Setup of ember:
// Cinema
module Cinema(input [17:0]SW, input clk, input rst, output reg [17:0]LEDR , input [3:0]KEY, output [7:0]HEX0,
			  output [7:0]HEX4, output [7:0]HEX5, output [7:0]HEX6, output [7:0]HEX7, output [7:0]HEX1, output [7:0]HEX2, output [7:0]HEX3);
make LEC_CHECK=0 ABC_AREA=0 CAP_MARGIN=0 CELL_PAD_IN_SITES_GLOBAL_PLACEMENT=1 CORE_ASPECT_RATIO=1.31 CORE_MARGIN=2 CORE_UTILIZATION=26 CTS_CLUSTER_DIAMETER=134 GPL_ROUTABILITY_DRIVEN=0 HOLD_SLACK_MARGIN=0.03 MAX_ROUTING_LAYER=met4 MIN_ROUTING_LAYER=met2 SETUP_SLACK_MARGIN=3.4 SLEW_MARGIN=20 TNS_END_PERCENT=95 finish   # period 13.6 ns
run.sh (not shown) runs the stock make flow with config.mk's settings and CLKGATE_MAP_FILE=.
ember: all stages done; final checks FAILED (negative setup slack).
Edits applied to the flow inputs when going from ember to yarrow:
Settings: removing GPL_ROUTABILITY_DRIVEN (formerly 0); removing CORE_ASPECT_RATIO (formerly 1.31); removing CTS_CLUSTER_DIAMETER (formerly 134); setting CTS_CLUSTER_SIZE to 98 for the first time; removing SETUP_SLACK_MARGIN (formerly 3.4); removing CELL_PAD_IN_SITES_GLOBAL_PLACEMENT (formerly 1); changing CAP_MARGIN from 0 to 20; removing MIN_ROUTING_LAYER (formerly met2); changing CORE_UTILIZATION from 26 to 62; changing ABC_AREA from 0 to 1; removing MAX_ROUTING_LAYER (formerly met4); removing TNS_END_PERCENT (formerly 95); removing HOLD_SLACK_MARGIN (formerly 0.03); changing the clock period (ns, I/O delays scaled along) from 13.6 to 10.8.
==> comparison <==
Completing all stages was not enough for yarrow: its layout failed the final checks because of negative setup slack. Comparing ember and yarrow, the lower setup TNS is on yarrow. On proportion of cell area spent on the clock network, yarrow tracks ember almost exactly. As far as register bit total from synthesis goes, ember and yarrow are indistinguishable; the numbers are identical.
Modified inputs, lagoon compared to yarrow
Settings: HOLD_SLACK_MARGIN: unset -> -0.08; TNS_END_PERCENT: unset -> 5; CORE_UTILIZATION: 62 -> 72; CTS_CLUSTER_SIZE: 98 -> unset; PLACE_DENSITY_LB_ADDON: unset -> 0.01; the clock period (ns, I/O delays scaled along): 10.8 -> 14.5.
--- outcome ---
FAIL lagoon @ 5_1_grt: tool exited with error. The flow completed for yarrow, but it is not clean: the layout still shows negative setup slack. | placed cell count | lagoon vs yarrow | 105 lower |. Reported for lagoon and yarrow, area share of and-or/or-and cells after synthesis turned out identical to the last digit. Compared with yarrow, lagoon shows a die size that is 0.0040 mm^2 lower.
Edits applied to the flow inputs when going from lagoon to indigo:
Settings: HOLD_SLACK_MARGIN: -0.08 -> unset; TNS_END_PERCENT: 5 -> unset; CTS_CLUSTER_DIAMETER: unset -> 244; CTS_CLUSTER_SIZE: unset -> 79; the clock period (ns, I/O delays scaled along): 14.5 -> 14.3.
indigo: it failed during 5_1_grt, and the tool reported GRT-0232.
lagoon → indigo: placeable core region level.
Re overall die width: no difference whatsoever between indigo and lagoon.
Reported for indigo and lagoon, post-synthesis average cell area turned out identical to the last digit.
The number of placed instances with taps included was comparable across indigo and lagoon.
Synthesized-area fraction occupied by ao, oa, aoi and oai cells: lagoon vs indigo identical
Relative to lagoon, the setup fix buffers added after clock tree synthesis of indigo is higher by 102.
Compared with lagoon, indigo shows final weighted congestion in routability-driven placement that has gone down by a few percent.
indigo -> lagoon: synthesized flop and latch total delta 0, exact match
Re quantity of gates resized following cts: indigo and lagoon aren't equal, and the higher value belongs to indigo.

========
Setup of before:
Starting RTL as in the previous note.
clock: 11.0 ns
lec_check: 0
abc_area: 1
cap_margin: 10
core_margin: 2
core_utilization: 72
cts_cluster_diameter: 383
cts_cluster_size: 72
hold_slack_margin: 0.3
setup_slack_margin: -0.56
slew_margin: 20
Tool error GRT-0232 stopped before during 5_1_grt; no final results.
The following lists how after was set up differently from before:
Settings: clearing HOLD_SLACK_MARGIN, which used to be 0.3; clearing CTS_CLUSTER_DIAMETER, which used to be 383; putting PLACE_DENSITY_LB_ADDON at 0.01 where nothing was set; clearing ABC_AREA, which used to be 1; swapping 10 for 20 in CAP_MARGIN; clearing CTS_CLUSTER_SIZE, which used to be 72; clearing SETUP_SLACK_MARGIN, which used to be -0.56; swapping 11.0 for 14.5 in the clock period (ns, I/O delays scaled along).
Results
Of after and before, none finishes clean.
after finished every stage; the final checks, however, were not passed, the failures being setup timing.
When after is measured against before, its adder-cell share of the synthesized area turns out 0.26 points lower.
Mux share of post-synthesis cell area in after is 2.2 points higher than in before
Going from before to after, floorplan die width grows by 2.1 um.
before -> after: detailed placer's ending HPWL decreased by a few percent

========
## north
Starting RTL as in the previous note.
// Cinema
module Cinema(input [17:0]SW, input clk, input rst, output reg [17:0]LEDR , input [3:0]KEY, output [7:0]HEX0,
			  output [7:0]HEX4, output [7:0]HEX5, output [7:0]HEX6, output [7:0]HEX7, output [7:0]HEX1, output [7:0]HEX2, output [7:0]HEX3);
clock: 16.0 ns
lec_check: 0
cap_margin: 20
core_margin: 2
core_utilization: 72
cts_cluster_diameter: 230
cts_cluster_size: 24
hold_slack_margin: -0.09
max_routing_layer: met4
setup_slack_margin: 2.0
slew_margin: 20
Every stage of north finished as expected; the final checks, on the other hand, flagged setup timing, which means the layout fails.
### north -> south
Settings: an added ABC_AREA of 1; a change of SETUP_SLACK_MARGIN from 2.0 to 1.12; an added PLACE_DENSITY_LB_ADDON of 0.04.
==> results <==
south never completed, since it errored out during 5_1_grt. south vs north: synthesized area down in south. From south to north, I/O pin count did not move at all. From north to south the numbers moved as follows: die extent in y fell by 2.1 µm; synthesized cell count rose by 248; standard cell core area fell by 710 µm²; number of buffers added for setup after CTS rose by 68. Mean area per synthesized cell in south vs north: down about 12%. Final weighted congestion of routability-driven global placement of north is on par with south. Going from north to south, compound-gate portion of the synthesized area lost 3.7 points; overall die area now sits lower.

========
== job 101 ==
Starting RTL as in the previous note.
clock: 19.9 ns
lec_check: 0
abc_area: 1
cap_margin: 0
cell_pad_in_sites_global_placement: 1
core_margin: 7
core_utilization: 61
cts_cluster_diameter: 247
cts_cluster_size: 98
max_routing_layer: met5
place_density: 0.35
slew_margin: 20
tns_end_percent: 10
Job 101: all stages complete, timing, DRC and antenna checks passed
The inputs of job 102 differ from those of job 101 as listed below.
Settings: swapping 1 for 0 in ABC_AREA; swapping 10 for 80 in TNS_END_PERCENT; swapping 1 for 3 in CELL_PAD_IN_SITES_GLOBAL_PLACEMENT; swapping 61 for 26 in CORE_UTILIZATION; clearing CTS_CLUSTER_SIZE, which used to be 98; clearing PLACE_DENSITY, which used to be 0.35; putting PLACE_DENSITY_LB_ADDON at 0.24 where nothing was set; clearing CTS_CLUSTER_DIAMETER, which used to be 247.
==> comparison <==
The lower number of DRC markers after the initial detailed-route iteration of job 102 and job 101 is in job 102.
Looking at floorplan die height, job 102 sits 93 µm higher than job 101 does.
Comparing area of the multi-input gates for job 102 and job 101, the bigger number came from job 102.
[compare] base=job 101 new=job 102: wire length of the first global-routing pass now sits higher; worst-case setup margin in the final layout lower; number of global-route vias before repair higher.

========
Starting RTL as in the previous note.
clock: 15.8 ns
lec_check: 0
cap_margin: 0
cell_pad_in_sites_global_placement: 1
core_aspect_ratio: 0.78
core_margin: 2
core_utilization: 40
cts_cluster_diameter: 316
cts_cluster_size: 56
gpl_timing_driven: 0
hold_slack_margin: 0.06
slew_margin: 20
The first run ran to the end with violations: negative setup slack.
==> next run, changes <==
- CAP_MARGIN: 0 -> 15
- CELL_PAD_IN_SITES_GLOBAL_PLACEMENT: 1 -> not set
- CORE_ASPECT_RATIO: 0.78 -> not set
- CORE_UTILIZATION: 40 -> 72
- CTS_CLUSTER_DIAMETER: 316 -> 91
- CTS_CLUSTER_SIZE: 56 -> 25
- GPL_TIMING_DRIVEN: 0 -> not set
- HOLD_SLACK_MARGIN: 0.06 -> not set
- SETUP_SLACK_MARGIN: not set -> -0.8
- clock period: 15.8 -> 13.7 ns (I/O delays scaled with it)
What happened:
- The changed run finished but fails on negative setup slack
- worst setup slack is worse by 1.7 ns
- count of clock-buffer cells in the layout falls by 2
- cell count falls by 9.1%
- wire length went down by 2.9%
- first-iteration DRC count rose by 50%
- synthesized cell count does not change
- final area fell by 2.4%
- clock skew grows by 0.0057 ns
- area after synthesis stays the same
==> next run, changes <==
- ABC_AREA: not set -> 1
- CAP_MARGIN: 15 -> 20
- CTS_CLUSTER_DIAMETER: 91 -> 371
- CTS_CLUSTER_SIZE: 25 -> 98
- SETUP_SLACK_MARGIN: -0.8 -> not set
- TNS_END_PERCENT: not set -> 5
- clock period: 13.7 -> 10.8 ns (I/O delays scaled with it)
What happened: The changed run did not get past 5_1_grt, error GRT-0232; synthesized cell count grows by 11%; die area goes down by 2.6%; synthesized area decreases by 2.7%.
==> next run, changes <==
- ABC_AREA: 1 -> not set
- CTS_CLUSTER_DIAMETER: 371 -> not set
- CTS_CLUSTER_SIZE: 98 -> not set
- HOLD_SLACK_MARGIN: not set -> -0.08
- PLACE_DENSITY_LB_ADDON: not set -> 0.01
- SETUP_SLACK_MARGIN: not set -> 4.19
- clock period: 10.8 -> 14.5 ns (I/O delays scaled with it)
What happened:
- The new run produced a layout that fails on negative setup slack
- synthesized cell count is lower by 9.7%
- area after synthesis is higher by about 2.8%
- die area is higher by 2.7%
==> next run, changes <==
- CORE_UTILIZATION: 72 -> 40
- HOLD_SLACK_MARGIN: -0.08 -> not set
- PLACE_DENSITY_LB_ADDON: 0.01 -> not set
- SETUP_SLACK_MARGIN: 4.19 -> not set
- TNS_END_PERCENT: 5 -> not set
- clock period: 14.5 -> 19.2 ns (I/O delays scaled with it)
Effect: This time the run passed the timing, DRC and antenna checks; count of clock-buffer cells in the layout came out lower by 2; global-route usage came out lower by 17 points; clock skew barely changes; setup slack is better by 2.3 ns; hold slack is worse by 0.024 ns; via count came out lower by 11%; routed wire length came out lower by 12%; die size came out higher by 78%; synthesized area stays the same; sequential share of layout area came out higher by 1.0 points.

========
Cinema again, from the RTL that the note above started with.
## Cinema
module Cinema(input [17:0]SW, input clk, input rst, output reg [17:0]LEDR , input [3:0]KEY, output [7:0]HEX0,
			  output [7:0]HEX4, output [7:0]HEX5, output [7:0]HEX6, output [7:0]HEX7, output [7:0]HEX1, output [7:0]HEX2, output [7:0]HEX3);
integer filmeEscolhido;  
integer filme;  
integer horarioEscolhido;  
integer horario;  
integer assentoEscolhido;  
reg [17:0] assento11;  
reg [17:0] assento12;  
reg [17:0] assento21;  
reg [17:0] assento22;  
integer valorInserido;  
integer valor;  
integer pago;  
integer quantidadeDeIngresso;  
integer trocoFeito;  
integer troco;  
wire [7:0]F = 4'hF;  
wire [7:0]H = 4'hC;  
reg [7:0]dFilme;  
reg [7:0]dHorario;  
reg [7:0]display1;  
reg [7:0]display2;  
reg [7:0]display3;  
reg [7:0]display4;  
integer bouncing;  
integer bouncing2;  
integer i;  
integer pagoAgora;  
always@(posedge clk) begin
  if (rst) begin  
    filmeEscolhido <= 0; filme <= 0; horarioEscolhido <= 0; horario <= 0; assentoEscolhido <= 0;
    assento11 <= 0; assento12 <= 0; assento21 <= 0; assento22 <= 0;
    valorInserido <= 0; valor <= 0; pago <= 0; quantidadeDeIngresso <= 0; trocoFeito <= 0; troco <= 0;
    dFilme <= 0; dHorario <= 0; display1 <= 0; display2 <= 0; display3 <= 0; display4 <= 0;
    bouncing <= 0; LEDR <= 0;
  end else begin
    if(!filmeEscolhido && bouncing == 0) begin  
		troco = 0;
        if(KEY == 4'b1110) begin  
            filme = 1;  
            filmeEscolhido = 1;  
            dFilme = 4'h1;  
            bouncing = 1;  
        end
        if(KEY == 4'b1101) begin  
            filme = 2;  
            filmeEscolhido = 1;  
            dFilme = 4'h2;  
        end
    end
    if(!horarioEscolhido && filmeEscolhido == 1) begin  
        if(KEY == 4'b1011) begin  
  ...
Settings: LEC_CHECK=0, ABC_AREA=1, CAP_MARGIN=20, CORE_MARGIN=2, CORE_UTILIZATION=72, CTS_CLUSTER_DIAMETER=230, CTS_CLUSTER_SIZE=24, HOLD_SLACK_MARGIN=-0.09, MAX_ROUTING_LAYER=met4, PLACE_DENSITY_LB_ADDON=0.04, SETUP_SLACK_MARGIN=1.08, SLEW_MARGIN=20; clock period 16.0 ns.
The first run died in global routing.
Edit:
- ABC_AREA: 1 -> not set
- CTS_CLUSTER_DIAMETER: 230 -> 91
- CTS_CLUSTER_SIZE: 24 -> not set
- HOLD_SLACK_MARGIN: -0.09 -> not set
- MAX_ROUTING_LAYER: met4 -> not set
- PLACE_DENSITY_LB_ADDON: 0.04 -> not set
- SETUP_SLACK_MARGIN: 1.08 -> -0.8
- clock period: 16.0 -> 14.4 ns (I/O delays scaled with it)
Result:
- The changed run completed and failed the layout checks on setup timing
- area after synthesis rises by about 2.8%
- die area rises by 2.7%
- synthesized cell count falls by 9.7%
Edit:
- CAP_MARGIN: 20 -> 15
- CTS_CLUSTER_SIZE: not set -> 59
- HOLD_SLACK_MARGIN: not set -> -0.07
- SETUP_SLACK_MARGIN: -0.8 -> 3.95
- clock period: 14.4 -> 13.7 ns (I/O delays scaled with it)
What happened:
- The new run finished but failed the layout checks on setup timing
- cell area stays flat
- via count went up by 0.79%
- utilization went up by 0.21 points
- register-to-register slack got worse by 920 ps
- sequential share of layout area hardly moves
- worst setup slack got worse by 850 ps

========
## v32
Starting RTL as in the previous note.
clock: 14.7 ns
lec_check: 0
abc_area: 0
cap_margin: 20
cell_pad_in_sites_global_placement: 2
core_margin: 10
core_utilization: 21
cts_cluster_diameter: 198
cts_cluster_size: 12
gpl_routability_driven: 0
hold_slack_margin: 0.26
min_routing_layer: met2
place_density_lb_addon: 0.24
setup_slack_margin: 3.07
slew_margin: 20
| v32 | all stages done | FAIL | negative setup slack |
Here is what was changed in the inputs of v11 compared with v32.
Settings: removing SETUP_SLACK_MARGIN (formerly 3.07); changing CORE_UTILIZATION from 21 to 72; changing ABC_AREA from 0 to 1; removing CELL_PAD_IN_SITES_GLOBAL_PLACEMENT (formerly 2); removing HOLD_SLACK_MARGIN (formerly 0.26); removing PLACE_DENSITY_LB_ADDON (formerly 0.24); changing CTS_CLUSTER_SIZE from 12 to 98; removing MIN_ROUTING_LAYER (formerly met2); removing GPL_ROUTABILITY_DRIVEN (formerly 0); changing CTS_CLUSTER_DIAMETER from 198 to 170; changing CORE_MARGIN from 10 to 2; changing the clock period (ns, I/O delays scaled along) from 14.7 to 13.0.
[summary]
Stage in which a tool error killed v11: 5_1_grt. Re placed wire-length estimate after detailed placement: v11 is 7.9 mm down on v32. Synthesized cell count in v11 is 11% higher than in v32. Die boundary height: v11 vs v32 down 49%. Going from v32 to v11, multiplexer share of the synthesized area shrinks by 2.2 points. v11 ended with more pre-placement core utilization than v32. When the final numbers for v11 and v32 were put side by side, the setup slack at placement turned out to be greater in v11. Compared to v32, v11 has basic-gate share of the synthesized area counting and, or, nand and nor cells 1.8 points higher. | synthesized cell area | v11 vs v32 | 2.7% lower |. Die area ended up about 70% lower on v11 than on v32.

========
Cinema again, from the RTL that the note above started with.
## Cinema
module Cinema(input [17:0]SW, input clk, input rst, output reg [17:0]LEDR , input [3:0]KEY, output [7:0]HEX0,
			  output [7:0]HEX4, output [7:0]HEX5, output [7:0]HEX6, output [7:0]HEX7, output [7:0]HEX1, output [7:0]HEX2, output [7:0]HEX3);
Settings: LEC_CHECK=0, CAP_MARGIN=20, CORE_MARGIN=2, CORE_UTILIZATION=34, CTS_CLUSTER_DIAMETER=326, CTS_CLUSTER_SIZE=100, PLACE_DENSITY_LB_ADDON=0.29, SLEW_MARGIN=20, TNS_END_PERCENT=10; clock period 20.0 ns.
Next try:
Settings changed: CORE_UTILIZATION 34 to 43, CTS_CLUSTER_DIAMETER 326 to not set, CTS_CLUSTER_SIZE 100 to not set, PLACE_DENSITY_LB_ADDON 0.29 to not set, TNS_END_PERCENT 10 to not set.
Clock period 20.0 ns to 14.2 ns, I/O delays scaled along.
Outcome: The new run reached the layout checks and failed them: setup timing; die size went down by about a fifth; first-iteration DRC count went down by about a fifth; register-to-register slack loses 5.7 ns; area after synthesis is unchanged; final cell count is unchanged; non-clock buffer count went up by 148; utilization went up by 15 points; routed wire length went up by a few percent.
Next try:
Settings changed: ABC_AREA set to 1, CORE_UTILIZATION 43 to 61, CTS_CLUSTER_DIAMETER set to 324, CTS_CLUSTER_SIZE set to 98, TNS_END_PERCENT set to 20.
Clock period 14.2 ns to 10.6 ns, I/O delays scaled along.
The new run ran to the end with violations: setup timing.
Wire length went up by roughly a tenth.
Worst setup slack degrades by 1.8 ns.
Synthesized area went down by a few percent.
Final cell count went up by a few percent.
Global-route usage went up by 10 points.
Final area went up by a few percent.
Critical path depth went up by 30.
Register-to-register slack degrades by 2.2 ns.
Next try:
Settings changed: ABC_AREA 1 to not set, CORE_UTILIZATION 61 to 72, CTS_CLUSTER_DIAMETER 324 to not set, CTS_CLUSTER_SIZE 98 to not set, PLACE_DENSITY_LB_ADDON set to 0.01, TNS_END_PERCENT 20 to not set.
Clock period 10.6 ns to 14.3 ns, I/O delays scaled along.
The changed run produced a layout that fails on setup timing.
Utilization went up by 8.4 points.
Setup slack improves by 1.1 ns.
Final cell count went down by 12%.
Flip-flop count does not change.
Non-clock buffer count went down by 59.
Clock-buffer cell count is unchanged.
Via count went up by 4.7%.
Final area went down by 3.8%.
Global-route usage went up by 5.9 points.
